Design top_level, start of the top module:
module top_level
#(parameter WIDTH = 8)
(
	input clk, rst, init, finish, ack,
	input [WIDTH-1:0]
		ori_0,
		ori_1,
		ori_2,
		ori_3,
		ori_4,
		ori_5,
		ori_6,
		ori_7,
		ori_8,
		ori_9,
		ori_10,
		ori_11,
		ori_12,
		ori_13,
		ori_14,
		ori_15,
		ori_16,
		ori_17,
		ori_18,
		ori_19,
		ori_20,
		ori_21,
		ori_22,
		ori_23,
		ori_24,
		ori_25,
		ori_26,
		ori_27,
		ori_28,
		ori_29,
		ori_30,
		ori_31,
		can_0,
		can_1,
		can_2,
		can_3,
		can_4,
		can_5,
		can_6,
		can_7,
		can_8,
		can_9,
		can_10,
		can_11,
		can_12,
		can_13,
		can_14,
		can_15,
		can_16,
		can_17,
		can_18,
		can_19,
		can_20,
		can_21,
		can_22,
		can_23,
		can_24,
		can_25,
		can_26,
		can_27,
		can_28,
		can_29,
		can_30,
		can_31,
	output done,
	output [WIDTH+4:0] out_sad
	);
Settings: LEC_CHECK=0, ABC_AREA=0, CAP_MARGIN=5, CORE_MARGIN=2, CORE_UTILIZATION=72, CTS_CLUSTER_DIAMETER=284, PLACE_DENSITY=0.38, SETUP_SLACK_MARGIN=0.9, SLEW_MARGIN=20; clock period 3.02 ns.
run.sh (not shown) runs the stock make flow with config.mk's settings and CLKGATE_MAP_FILE=.
The first run never finished: it broke off in detailed placement.
Then changed:
Settings changed: ABC_AREA 0 to unset, CAP_MARGIN 5 to 0, CTS_CLUSTER_DIAMETER 284 to unset, PLACE_DENSITY 0.38 to 0.66, SETUP_SLACK_MARGIN 0.9 to 0.64.
Clock period 3.02 ns to 5.2 ns, I/O delays scaled along.
After rerunning: The new run produced a layout that fails on setup timing; die size does not change; synthesized cell count does not change; synthesized area does not change.
Then changed:
Settings changed: CAP_MARGIN 0 to 20, CTS_CLUSTER_SIZE set to 70, MAX_ROUTING_LAYER set to met4, SETUP_SLACK_MARGIN 0.64 to 1.36.
With this change the flow never finished: it broke off in global routing. Die area does not change. Area after synthesis is unchanged. Synthesized cell count stays the same.
Then changed:
Settings changed: CORE_UTILIZATION 72 to 58, CTS_CLUSTER_SIZE 70 to unset, MAX_ROUTING_LAYER met4 to unset, PLACE_DENSITY 0.66 to unset, SETUP_SLACK_MARGIN 1.36 to 1.18.
Clock period 5.2 ns to 4.34 ns, I/O delays scaled along.
Now the flow produced a layout that fails on setup timing. Die size increases by 24%. Synthesized area is unchanged. Synthesized cell count stays the same.
Then changed:
Settings changed: ABC_AREA set to 1, CORE_UTILIZATION 58 to 72, CTS_CLUSTER_DIAMETER set to 373, CTS_CLUSTER_SIZE set to 93, SETUP_SLACK_MARGIN 1.18 to unset.
Clock period 4.34 ns to 2.69 ns, I/O delays scaled along.
Effect: With this change the flow stopped in clock tree synthesis, error DPL-0033. Synthesized cell count goes up by a quarter to a third. Die area goes down by roughly a tenth. Synthesized area goes up by a little under a tenth.

* * *

top_level again, from the RTL that the note above started with.
## top_level
module top_level
#(parameter WIDTH = 8)
(
	input clk, rst, init, finish, ack,
	input [WIDTH-1:0]
		ori_0,
		ori_1,
		ori_2,
		ori_3,
		ori_4,
		ori_5,
		ori_6,
		ori_7,
		ori_8,
		ori_9,
		ori_10,
		ori_11,
		ori_12,
		ori_13,
		ori_14,
		ori_15,
		ori_16,
		ori_17,
		ori_18,
		ori_19,
		ori_20,
		ori_21,
		ori_22,
		ori_23,
		ori_24,
		ori_25,
		ori_26,
		ori_27,
		ori_28,
		ori_29,
		ori_30,
		ori_31,
		can_0,
		can_1,
		can_2,
		can_3,
		can_4,
		can_5,
		can_6,
		can_7,
		can_8,
		can_9,
		can_10,
		can_11,
		can_12,
		can_13,
		can_14,
		can_15,
		can_16,
		can_17,
		can_18,
		can_19,
		can_20,
		can_21,
		can_22,
		can_23,
		can_24,
		can_25,
		can_26,
		can_27,
		can_28,
		can_29,
		can_30,
		can_31,
	output done,
	output [WIDTH+4:0] out_sad
	);
clock: 2.69 ns
lec_check: 0
abc_area: 1
cap_margin: 20
core_aspect_ratio: 0.5
core_margin: 2
core_utilization: 72
cts_cluster_diameter: 373
cts_cluster_size: 93
place_density: 0.36
slew_margin: 20
tns_end_percent: 5
The first run ended with an error in 5_1_grt.
Then changed:
ABC_AREA = default   (was 1)
CORE_ASPECT_RATIO = 1.06   (was 0.5)
CORE_UTILIZATION = 33   (was 72)
CTS_CLUSTER_DIAMETER = default   (was 373)
CTS_CLUSTER_SIZE = default   (was 93)
PLACE_DENSITY = default   (was 0.36)
TNS_END_PERCENT = default   (was 5)
clock period = 5.58 ns   (was 2.69 ns; I/O delays follow)
Result:
- With this change the flow passed the timing, DRC and antenna checks
- synthesized cell count shrinks by 25%
- synthesized area shrinks by 7.4%
- die area grows by 100%
Then changed:
CORE_ASPECT_RATIO = default   (was 1.06)
CORE_UTILIZATION = 62   (was 33)
clock period = 3.02 ns   (was 5.58 ns; I/O delays follow)
Now the flow ended with an error in 5_1_grt.
Synthesized cell count is unchanged.
Die size goes down by 46%.
Synthesized area is unchanged.
Then changed:
ABC_AREA = 1   (was default)
CORE_UTILIZATION = 59   (was 62)
PLACE_DENSITY = 0.36   (was default)
clock period = 3.25 ns   (was 3.02 ns; I/O delays follow)
Result: The changed run finished but failed the layout checks on negative setup slack. Area after synthesis came out higher by 8.0%. Synthesized cell count came out higher by about 33%. Die area came out higher by about 13%.
Then changed:
ABC_AREA = default   (was 1)
CORE_UTILIZATION = 40   (was 59)
PLACE_DENSITY = default   (was 0.36)
clock period = 5.61 ns   (was 3.25 ns; I/O delays follow)
Outcome:
- With this change the flow completed with no timing, DRC or antenna violations
- critical path depth fell by 1
- maximum frequency falls by 17%
- count of clock-buffer cells in the layout increases by 4
- wire length drops by 12%
- global-route usage drops by 12 points
- non-clock buffer count drops by 1036
- first-iteration DRC count shrinks by 32%
- setup slack gets better by 1.4 ns

* * *

Starting RTL as in the previous note.
Settings: LEC_CHECK=0, ABC_AREA=1, CAP_MARGIN=20, CELL_PAD_IN_SITES_GLOBAL_PLACEMENT=0, CORE_ASPECT_RATIO=0.88, CORE_MARGIN=2, CORE_UTILIZATION=70, MAX_ROUTING_LAYER=met4, PLACE_DENSITY=0.62, SETUP_SLACK_MARGIN=-0.28, SLEW_MARGIN=5; clock period 4.65 ns.
The baseline completed and failed the layout checks on negative setup slack.
Rerun with:
ABC_AREA = not set   (was 1)
CELL_PAD_IN_SITES_GLOBAL_PLACEMENT = not set   (was 0)
CORE_ASPECT_RATIO = not set   (was 0.88)
CORE_UTILIZATION = 72   (was 70)
MAX_ROUTING_LAYER = not set   (was met4)
PLACE_DENSITY = 0.66   (was 0.62)
SETUP_SLACK_MARGIN = not set   (was -0.28)
SLEW_MARGIN = 20   (was 5)
clock period = 5.2 ns   (was 4.65 ns; I/O delays follow)
What happened: The new run finished but failed the layout checks on negative setup slack; cell area went down by 4.5%; cell count went down by 22%.
